== before ==
==> flow/design.v (excerpt) <==
module axis_gain_wrapper #(
    parameter integer C_S_AXI_DATA_WIDTH = 32,
    parameter integer C_S_AXI_ADDR_WIDTH = 4,
    parameter integer AUDIO_WIDTH        = 16,
    parameter integer GAIN_FBITS         = 12
)(
    input  wire aclk,
    input  wire aresetn,
    input  wire [31:0] s_axis_tdata,
    input  wire        s_axis_tlast,
    input  wire        s_axis_tvalid,
    output wire        s_axis_tready,
    output wire [31:0] m_axis_tdata,
    output wire        m_axis_tlast,
    output wire        m_axis_tvalid,
    input  wire        m_axis_tready,
    input  wire [C_S_AXI_ADDR_WIDTH-1:0] s_axi_awaddr,
    input  wire                          s_axi_awvalid,
    output reg                           s_axi_awready,
    input  wire [C_S_AXI_DATA_WIDTH-1:0] s_axi_wdata,
    input  wire [3:0]                    s_axi_wstrb,
    input  wire                          s_axi_wvalid,
    output reg                           s_axi_wready,
    output reg  [1:0]                    s_axi_bresp,
    output reg                           s_axi_bvalid,
    input  wire                          s_axi_bready,
    input  wire [C_S_AXI_ADDR_WIDTH-1:0] s_axi_araddr,
    input  wire                          s_axi_arvalid,
    output reg                           s_axi_arready,
    output reg  [C_S_AXI_DATA_WIDTH-1:0] s_axi_rdata,
    output reg  [1:0]                    s_axi_rresp,
    output reg                           s_axi_rvalid,
    input  wire                          s_axi_rready
);
    reg [31:0] reg_control;
    reg [31:0] reg_gain_l;
    reg [31:0] reg_gain_r;
    wire [1:0] addr_w = s_axi_awaddr[3:2];
    wire [1:0] addr_r = s_axi_araddr[3:2];
    always @(posedge aclk) begin
        if (!aresetn) begin
            s_axi_awready <= 1'b0;
            s_axi_wready  <= 1'b0;
            s_axi_bvalid  <= 1'b0;
            s_axi_bresp   <= 2'b00;
  ...
make LEC_CHECK=0 ABC_AREA=1 CAP_MARGIN=20 CORE_MARGIN=2 CORE_UTILIZATION=72 CTS_CLUSTER_DIAMETER=226 CTS_CLUSTER_SIZE=97 PLACE_DENSITY=0.4 SETUP_SLACK_MARGIN=-0.53 SLEW_MARGIN=20 TNS_END_PERCENT=10 finish   # period 5.53 ns
run.sh (not shown) runs the stock make flow with config.mk's settings and CLKGATE_MAP_FILE=.
To summarise before: no stage aborted, but the layout did not pass its checks, failing on setup timing.
Modified inputs, after compared to before
- SETUP_SLACK_MARGIN: -0.53 -> unset
- CTS_CLUSTER_SIZE: 97 -> unset
- TNS_END_PERCENT: 10 -> unset
- CTS_CLUSTER_DIAMETER: 226 -> unset
- ABC_AREA: 1 -> unset
- PLACE_DENSITY: 0.4 -> 0.39
- CORE_UTILIZATION: 72 -> 61
- the clock period (ns, I/O delays scaled along): 5.53 -> 8.85
Results
after completed every stage of the flow, and the final layout passed the timing, DRC and antenna checks.
On final design instance area without fill: after sits below before.
Compared with before, after shows via count lower by 8183.
Summary of after over before: synthesized cell count lower, sequential power down 38%.
before ended up with s_axis_tdata[12] as its launching instance or port of the critical path; after ended up with s_axis_tdata[25].


Starting RTL as in the previous note.
==> flow/design.v (excerpt) <==
module axis_gain_wrapper #(
    parameter integer C_S_AXI_DATA_WIDTH = 32,
    parameter integer C_S_AXI_ADDR_WIDTH = 4,
    parameter integer AUDIO_WIDTH        = 16,
    parameter integer GAIN_FBITS         = 12
)(
    input  wire aclk,
    input  wire aresetn,
    input  wire [31:0] s_axis_tdata,
    input  wire        s_axis_tlast,
    input  wire        s_axis_tvalid,
    output wire        s_axis_tready,
    output wire [31:0] m_axis_tdata,
    output wire        m_axis_tlast,
    output wire        m_axis_tvalid,
    input  wire        m_axis_tready,
    input  wire [C_S_AXI_ADDR_WIDTH-1:0] s_axi_awaddr,
    input  wire                          s_axi_awvalid,
    output reg                           s_axi_awready,
    input  wire [C_S_AXI_DATA_WIDTH-1:0] s_axi_wdata,
    input  wire [3:0]                    s_axi_wstrb,
    input  wire                          s_axi_wvalid,
    output reg                           s_axi_wready,
    output reg  [1:0]                    s_axi_bresp,
    output reg                           s_axi_bvalid,
    input  wire                          s_axi_bready,
    input  wire [C_S_AXI_ADDR_WIDTH-1:0] s_axi_araddr,
    input  wire                          s_axi_arvalid,
    output reg                           s_axi_arready,
    output reg  [C_S_AXI_DATA_WIDTH-1:0] s_axi_rdata,
    output reg  [1:0]                    s_axi_rresp,
    output reg                           s_axi_rvalid,
    input  wire                          s_axi_rready
);
Settings: LEC_CHECK=0, ABC_AREA=1, CAP_MARGIN=20, CORE_MARGIN=2, CORE_UTILIZATION=64, CTS_CLUSTER_DIAMETER=291, CTS_CLUSTER_SIZE=98, PLACE_DENSITY=0.35, SLEW_MARGIN=20, TNS_END_PERCENT=10; clock period 4.53 ns.
The starting point produced a layout that fails on negative setup slack.
Then changed:
- ABC_AREA: 1 -> default
- CORE_UTILIZATION: 64 -> 14
- CTS_CLUSTER_DIAMETER: 291 -> default
- CTS_CLUSTER_SIZE: 98 -> default
- PLACE_DENSITY: 0.35 -> default
- TNS_END_PERCENT: 10 -> default
- clock period: 4.53 -> 8.85 ns (I/O delays scaled with it)
Result:
- The new run completed with no timing, DRC or antenna violations
- total power went down by 69%
- cell count grows by 18%
- combinational power decreases by 80%
- final area falls by 8.8%
- routed wire length went down by 12%
- synthesized cell count went down by 20%
Then changed:
- CORE_UTILIZATION: 14 -> 52
- CTS_CLUSTER_SIZE: default -> 97
- clock period: 8.85 -> 9.4 ns (I/O delays scaled with it)
- The new run ran to the end with no violations
- final area drops by 9.3%
- worst setup slack gets better by 99 ps
- global-route usage rises by 20 points
Then changed:
- CORE_UTILIZATION: 52 -> 58
- CTS_CLUSTER_SIZE: 97 -> 14
- clock period: 9.4 -> 4.91 ns (I/O delays scaled with it)
Outcome:
- Now the flow finished but fails on negative setup slack
- total power climbs by 130%
- critical path depth is higher by 2
- final area is higher by 16%
- global-route usage rose by 5.6 points
- non-clock buffer count went up by 340


The RTL this note starts from:
==> flow/design.v <==
`timescale 1ns / 1ps
module gain_core #(
    parameter integer DWIDTH = 16,  
    parameter integer GWIDTH = 16,  
    parameter integer FBITS  = 12   
)(
    input  wire                     clk,
    input  wire                     rst_n,      
    input  wire                     ce,         
    input  wire                     en,         
    input  wire signed [DWIDTH-1:0] data_i,     
    input  wire signed [GWIDTH-1:0] data_gain,  
    output reg  signed [DWIDTH-1:0] data_o      
);
    wire signed [DWIDTH+GWIDTH-1:0] mult_raw;
    wire signed [DWIDTH+GWIDTH-1:0] mult_rounded;
    wire signed [DWIDTH+GWIDTH-1-FBITS:0] mult_scaled;
    localparam signed [DWIDTH-1:0] MAX_VAL = {1'b0, {(DWIDTH-1){1'b1}}};  
    localparam signed [DWIDTH-1:0] MIN_VAL = {1'b1, {(DWIDTH-1){1'b0}}};  
    assign mult_raw = data_i * data_gain;
    assign mult_rounded = mult_raw + (1 << (FBITS-1));
    assign mult_scaled = mult_rounded >>> FBITS;
    always @(posedge clk) begin
        if (!rst_n) begin
            data_o <= 0;
        end else if (ce) begin
            if (!en) begin
                data_o <= data_i;
            end else begin
                if (mult_scaled > MAX_VAL) begin
                    data_o <= MAX_VAL;
                end else if (mult_scaled < MIN_VAL) begin
                    data_o <= MIN_VAL;
                end else begin
                    data_o <= mult_scaled[DWIDTH-1:0];
                end
            end
        end
    end
endmodule
`timescale 1ns / 1ps
module axis_gain_wrapper #(
    parameter integer C_S_AXI_DATA_WIDTH = 32,
    parameter integer C_S_AXI_ADDR_WIDTH = 4,
    parameter integer AUDIO_WIDTH        = 16,
    parameter integer GAIN_FBITS         = 12
)(
    input  wire aclk,
    input  wire aresetn,
    input  wire [31:0] s_axis_tdata,
    input  wire        s_axis_tlast,
    input  wire        s_axis_tvalid,
    output wire        s_axis_tready,
    output wire [31:0] m_axis_tdata,
    output wire        m_axis_tlast,
    output wire        m_axis_tvalid,
    input  wire        m_axis_tready,
    input  wire [C_S_AXI_ADDR_WIDTH-1:0] s_axi_awaddr,
    input  wire                          s_axi_awvalid,
    output reg                           s_axi_awready,
    input  wire [C_S_AXI_DATA_WIDTH-1:0] s_axi_wdata,
    input  wire [3:0]                    s_axi_wstrb,
    input  wire                          s_axi_wvalid,
    output reg                           s_axi_wready,
    output reg  [1:0]                    s_axi_bresp,
    output reg                           s_axi_bvalid,
    input  wire                          s_axi_bready,
    input  wire [C_S_AXI_ADDR_WIDTH-1:0] s_axi_araddr,
    input  wire                          s_axi_arvalid,
    output reg                           s_axi_arready,
    output reg  [C_S_AXI_DATA_WIDTH-1:0] s_axi_rdata,
    output reg  [1:0]                    s_axi_rresp,
    output reg                           s_axi_rvalid,
    input  wire                          s_axi_rready
);
    reg [31:0] reg_control;
    reg [31:0] reg_gain_l;
    reg [31:0] reg_gain_r;
    wire [1:0] addr_w = s_axi_awaddr[3:2];
    wire [1:0] addr_r = s_axi_araddr[3:2];
    always @(posedge aclk) begin
        if (!aresetn) begin
            s_axi_awready <= 1'b0;
            s_axi_wready  <= 1'b0;
            s_axi_bvalid  <= 1'b0;
            s_axi_bresp   <= 2'b00;
            reg_control <= 32'b0;
            reg_gain_l  <= 32'h0000_1000;  
            reg_gain_r  <= 32'h0000_1000;
        end else begin
            if (!s_axi_awready && s_axi_awvalid && s_axi_wvalid) begin
                s_axi_awready <= 1'b1;
                s_axi_wready  <= 1'b1;
                case (addr_w)
                    2'h0: reg_control <= s_axi_wdata;
                    2'h1: reg_gain_l  <= s_axi_wdata;
                    2'h2: reg_gain_r  <= s_axi_wdata;
                    default: ;
                endcase
            end else begin
                s_axi_awready <= 1'b0;
                s_axi_wready  <= 1'b0;
            end
            if (s_axi_awready && !s_axi_bvalid) begin
                s_axi_bvalid <= 1'b1;
                s_axi_bresp  <= 2'b00;
            end else if (s_axi_bready) begin
                s_axi_bvalid <= 1'b0;
            end
        end
    end
    always @(posedge aclk) begin
        if (!aresetn) begin
            s_axi_arready <= 1'b0;
            s_axi_rvalid  <= 1'b0;
            s_axi_rdata   <= 32'b0;
            s_axi_rresp   <= 2'b00;
        end else begin
            if (!s_axi_arready && s_axi_arvalid) begin
                s_axi_arready <= 1'b1;
                s_axi_rvalid  <= 1'b1;
                case (addr_r)
                    2'h0: s_axi_rdata <= reg_control;
                    2'h1: s_axi_rdata <= reg_gain_l;
                    2'h2: s_axi_rdata <= reg_gain_r;
                    default: s_axi_rdata <= 32'b0;
                endcase
            end else begin
                s_axi_arready <= 1'b0;
                if (s_axi_rvalid && s_axi_rready)
                    s_axi_rvalid <= 1'b0;
            end
        end
    end
    reg valid_d;
    reg last_d;
    wire stream_ready = m_axis_tready || !valid_d;
    assign s_axis_tready = stream_ready;
    assign m_axis_tvalid = valid_d;
    assign m_axis_tlast  = last_d;
    wire core_ce     = stream_ready;
    wire gain_enable = reg_control[0];
    gain_core #(
        .DWIDTH(AUDIO_WIDTH),
        .GWIDTH(16),
        .FBITS (GAIN_FBITS)
    ) u_gain_l (
        .clk       (aclk),
        .rst_n     (aresetn),
        .ce        (core_ce),
        .en        (gain_enable),
        .data_i    (s_axis_tdata[15:0]),
        .data_gain (reg_gain_l[15:0]),
        .data_o    (m_axis_tdata[15:0])
    );
    gain_core #(
        .DWIDTH(AUDIO_WIDTH),
        .GWIDTH(16),
        .FBITS (GAIN_FBITS)
    ) u_gain_r (
        .clk       (aclk),
        .rst_n     (aresetn),
        .ce        (core_ce),
        .en        (gain_enable),
        .data_i    (s_axis_tdata[31:16]),
        .data_gain (reg_gain_r[15:0]),
        .data_o    (m_axis_tdata[31:16])
    );
    always @(posedge aclk) begin
        if (!aresetn) begin
            valid_d <= 1'b0;
            last_d  <= 1'b0;
        end else if (stream_ready) begin
            valid_d <= s_axis_tvalid;
            last_d  <= s_axis_tlast;
        end
    end
endmodule
export LEC_CHECK = 0
export CAP_MARGIN = 0
export CORE_MARGIN = 2
export CORE_UTILIZATION = 72
export CTS_CLUSTER_DIAMETER = 230
export CTS_CLUSTER_SIZE = 99
export PLACE_DENSITY = 0.39
export SETUP_SLACK_MARGIN = 1.49
export SLEW_MARGIN = 20
export TNS_END_PERCENT = 10
create_clock -name core_clock -period 6.57 [get_ports {aclk}]
The first run completed and failed the layout checks on negative setup slack.
Next try:
- CAP_MARGIN: 0 -> 20
- CORE_UTILIZATION: 72 -> 57
- CTS_CLUSTER_DIAMETER: 230 -> default
- CTS_CLUSTER_SIZE: 99 -> default
- PLACE_DENSITY: 0.39 -> default
- SETUP_SLACK_MARGIN: 1.49 -> default
- TNS_END_PERCENT: 10 -> default
- clock period: 6.57 -> 4.34 ns (I/O delays scaled with it)
The changed run completed, yet does not pass: negative setup slack. Worst setup slack loses 1.5 ns. First-iteration DRC count went down by well over a third. Sequential power rose by well over a third. Power is higher by well over a third. Die area went up by a quarter to a third.
Next try:
- CORE_UTILIZATION: 57 -> 70
- CTS_CLUSTER_DIAMETER: default -> 146
- CTS_CLUSTER_SIZE: default -> 50
- clock period: 4.34 -> 8.0 ns (I/O delays scaled with it)
Outcome: With this change the flow went through all stages and came out clean. Sequential share of layout area is higher by 0.85 points. Setup slack improved by 2.4 ns. Total power went down by 50%. Clock skew fell by 0.0050 ns. Sequential cell count stays the same. Final area falls by 9.0%.
Next try:
- CELL_PAD_IN_SITES_GLOBAL_PLACEMENT: default -> 1
- CORE_ASPECT_RATIO: default -> 0.59
- CORE_UTILIZATION: 70 -> 21
- CTS_CLUSTER_DIAMETER: 146 -> 149
- CTS_CLUSTER_SIZE: 50 -> 57
- GPL_ROUTABILITY_DRIVEN: default -> 1
- GPL_TIMING_DRIVEN: default -> 0
- HOLD_SLACK_MARGIN: default -> 0.1
- SETUP_SLACK_MARGIN: default -> 1.36
- TNS_END_PERCENT: default -> 20
Effect: Die area rises to 3.3 times its value; first-iteration DRC count falls by 4.6%; worst setup slack gets better by 0.36 ns; power falls by 0.68%; cell count rises by 31%.
Next try:
- CELL_PAD_IN_SITES_GLOBAL_PLACEMENT: 1 -> default
- CORE_ASPECT_RATIO: 0.59 -> default
- CORE_UTILIZATION: 21 -> 40
- CTS_CLUSTER_DIAMETER: 149 -> 152
- CTS_CLUSTER_SIZE: 57 -> 96
- GPL_ROUTABILITY_DRIVEN: 1 -> default
- GPL_TIMING_DRIVEN: 0 -> default
- HOLD_SLACK_MARGIN: 0.1 -> default
- SETUP_SLACK_MARGIN: 1.36 -> default
- TNS_END_PERCENT: 20 -> 5
What happened:
- The changed run finished clean
- via count hardly moves
- final area went down by 3.8%
- worst setup slack got worse by 0.18 ns
- critical path depth drops by 1
Power is estimated from default activity; no workload was simulated.
